==> inputs of lagoon <==
==> flow/design.v <==
module apb_ram (
  input presetn,
  input pclk,
  input psel,
  input penable,
  input pwrite,
  input [31:0] paddr, pwdata,
  output reg [31:0] prdata,
  output reg pready, pslverr
);
  reg [31:0] mem [32];
  typedef enum {idle = 0, setup = 1, access = 2, transfer = 3} state_type;
  state_type state;
  always@(posedge pclk)
    begin
      if(presetn == 1'b0)  
        begin
        state <= idle;
        prdata <= 32'h00000000;
        pready <= 1'b0;
        pslverr <= 1'b0;
        for(int i = 0; i < 32; i++) 
        begin
          mem[i] <= 0;
        end
       end 
      else 
        begin
      case(state)
      idle : 
      begin
        prdata <= 32'h00000000;
        pready <= 1'b0;
        pslverr <= 1'b0;
        state   <= setup;
      end
      setup:  
      begin
           if(psel == 1'b1)
             state <= access;
           else
             state <= setup;
      end
      access: 
      begin 
        if(pwrite && penable) 
          begin
            if(paddr < 32) 
            begin
            mem[paddr] <= pwdata;
            state <= transfer;
            pslverr <= 1'b0;
            pready  <= 1'b1;
            end
            else 
            begin
            state <= transfer;
            pready <= 1'b1;
            pslverr <= 1'b1;
            end
          end
        else if (!pwrite && penable)
            begin
            if(paddr < 32) 
            begin
            prdata <= mem[paddr];
            state <= transfer;
            pready <= 1'b1;
            pslverr <= 1'b0;
            end
            else 
            begin
            state <= transfer;
            pready <= 1'b1;
            pslverr <= 1'b1;
            prdata <= 32'h00000000;
            end
          end
        else
           state <= setup;
       end  
        transfer: begin
          state <= setup;
          pready <= 1'b0;
          pslverr <= 1'b0;
        end
      default : state <= idle;
      endcase      
    end
  end
endmodule
==> flow/run.sh <==
#!/bin/bash
# the make line also repeats each setting of config.mk as NAME=value (left out here)
make -C /OpenROAD-flow-scripts/flow DESIGN_CONFIG=/design/flow/config.mk WORK_HOME=/design/flow/orfs CLKGATE_MAP_FILE= finish
==> flow/config.mk <==
export PLATFORM = sky130hd
export DESIGN_NAME = apb_ram
export DESIGN_NICKNAME = apb_ram
export VERILOG_FILES = /design/flow/design.v
export SDC_FILE = /design/flow/constraint.sdc
export NUM_CORES = 4
export LEC_CHECK = 0
export CAP_MARGIN = 20
export CELL_PAD_IN_SITES_GLOBAL_PLACEMENT = 0
export CORE_MARGIN = 2
export CORE_UTILIZATION = 72
export CTS_CLUSTER_SIZE = 32
export GPL_TIMING_DRIVEN = 1
export HOLD_SLACK_MARGIN = -0.07
export PLACE_DENSITY_LB_ADDON = 0.25
export SETUP_SLACK_MARGIN = -0.17
export SLEW_MARGIN = 40
==> flow/constraint.sdc <==
create_clock -name core_clock -period 1.81 [get_ports {pclk}]
set_input_delay 0.3620 -clock core_clock [delete_from_list [all_inputs] [get_ports {pclk}]]
set_output_delay 0.3620 -clock core_clock [all_outputs]
set_load 0.01 [all_outputs]
==> juniper (differences from lagoon) <==
Settings changed: ABC_AREA set to 1, CELL_PAD_IN_SITES_DETAIL_PLACEMENT set to 2, CELL_PAD_IN_SITES_GLOBAL_PLACEMENT 0 to unset, CORE_ASPECT_RATIO set to 1.27, CORE_MARGIN 2 to 5, CORE_UTILIZATION 72 to 62, CTS_CLUSTER_DIAMETER set to 114, CTS_CLUSTER_SIZE 32 to 36, GPL_TIMING_DRIVEN 1 to unset, HOLD_SLACK_MARGIN -0.07 to -0.08, MAX_ROUTING_LAYER set to met4, PLACE_DENSITY_LB_ADDON 0.25 to 0.24, SETUP_SLACK_MARGIN -0.17 to 0.1, SLEW_MARGIN 40 to 20, TNS_END_PERCENT set to 80.
==> flow/constraint.sdc (replaced) <==
create_clock -name core_clock -period 3.78 [get_ports {pclk}]
set_input_delay 0.7560 -clock core_clock [delete_from_list [all_inputs] [get_ports {pclk}]]
set_output_delay 0.7560 -clock core_clock [all_outputs]
set_load 0.01 [all_outputs]
==> quartz (differences from lagoon) <==
Settings changed: CELL_PAD_IN_SITES_GLOBAL_PLACEMENT 0 to unset, CORE_UTILIZATION 72 to 40, CTS_CLUSTER_SIZE 32 to unset, GPL_TIMING_DRIVEN 1 to unset, HOLD_SLACK_MARGIN -0.07 to unset, PLACE_DENSITY_LB_ADDON 0.25 to unset, SETUP_SLACK_MARGIN -0.17 to 0.09, SLEW_MARGIN 40 to 20.
==> flow/constraint.sdc (replaced) <==
create_clock -name core_clock -period 2.36 [get_ports {pclk}]
set_input_delay 0.4720 -clock core_clock [delete_from_list [all_inputs] [get_ports {pclk}]]
set_output_delay 0.4720 -clock core_clock [all_outputs]
set_load 0.01 [all_outputs]
==> notes <==
- Of quartz and lagoon, lagoon has the higher worst hold slack (gap 110 ps).
- Against quartz, the combinational power of lagoon is higher by 45%.
- Core utilization: quartz is lower than lagoon (39 points).
- Between quartz and lagoon, the lower sequential power is in quartz (gap 24%, measured against lagoon).
- juniper did not get past detailed placement. lagoon finished with negative setup slack left. quartz produced a clean layout.
- The highest die area belongs to quartz, the lowest to lagoon.
==> figures <==
metric	lagoon	juniper	quartz
Outcome	failed layout checks	did not finish	no timing/DRC/antenna violations
Stage where the flow stopped	-	detailed placement	-
Reasons for failing layout checks	negative setup slack	-	-
X dimension of the die	258.3 µm	266.9 µm	345.2 µm
Logic depth of the worst setup path including buffers	9	-	7
TritonCTS clock tree	yes	-	yes
Antenna violations before repair	14	-	2
Power in combinational cells	4.76 mW	-	3.28 mW
Share of cell area taken by muxes after synthesis	0.1135	0	0.1135
Worst setup endpoint	mem[12][2]$_SDFFCE_PN0P_	-	mem[29][19]$_SDFFCE_PN0P_
Quantity of hold-fixing buffers added after cts	0	-	0
Largest net degree at the start of global routing	81	-	78
Nature of the critical path startpoint	input pin	-	flop
Logic inverters	3	-	3

---

==> inputs of run a <==
Starts from the design.v that is shown in full above.
make LEC_CHECK=0 CAP_MARGIN=20 CORE_MARGIN=2 CORE_UTILIZATION=40 SLEW_MARGIN=20 finish   # period 1.65 ns
run.sh (not shown) runs the stock make flow with config.mk's settings and CLKGATE_MAP_FILE=.
==> inputs of run b, as changes to run a <==
- ABC_AREA: unset -> 1
- CORE_UTILIZATION: 40 -> 72
- CTS_CLUSTER_DIAMETER: unset -> 378
- CTS_CLUSTER_SIZE: unset -> 18
- PLACE_DENSITY: unset -> 0.36
==> flow/constraint.sdc (replaced) <==
create_clock -name core_clock -period 1.31 [get_ports {pclk}]
set_input_delay 0.2620 -clock core_clock [delete_from_list [all_inputs] [get_ports {pclk}]]
set_output_delay 0.2620 -clock core_clock [all_outputs]
set_load 0.01 [all_outputs]
==> summary of the runs <==
Run a finished with setup timing left. Run b finished but fails on setup timing. Against run a, the combinational power of run b is larger by about 80%. Against run b, the global-route usage of run a is lower by 20 points. In run a the setup slack is higher than in run b, by 1.1 ns. Flip-flop count is the same in run a and run b. Of run b and run a, run b has the higher via count (gap 43%, measured against run a). Synthesized area: run a is lower than run b (10%). Clock-buffer cell count: run a is higher than run b (63). Against run a, the power of run b is larger by about 15%. Against run a, the clock skew of run b is higher by 0.00083 ns. Against run b, the non-clock buffer count of run a is lower by 46. Against run a, the die area of run b is smaller by 38%.
Power and IR drop assume default switching activity.
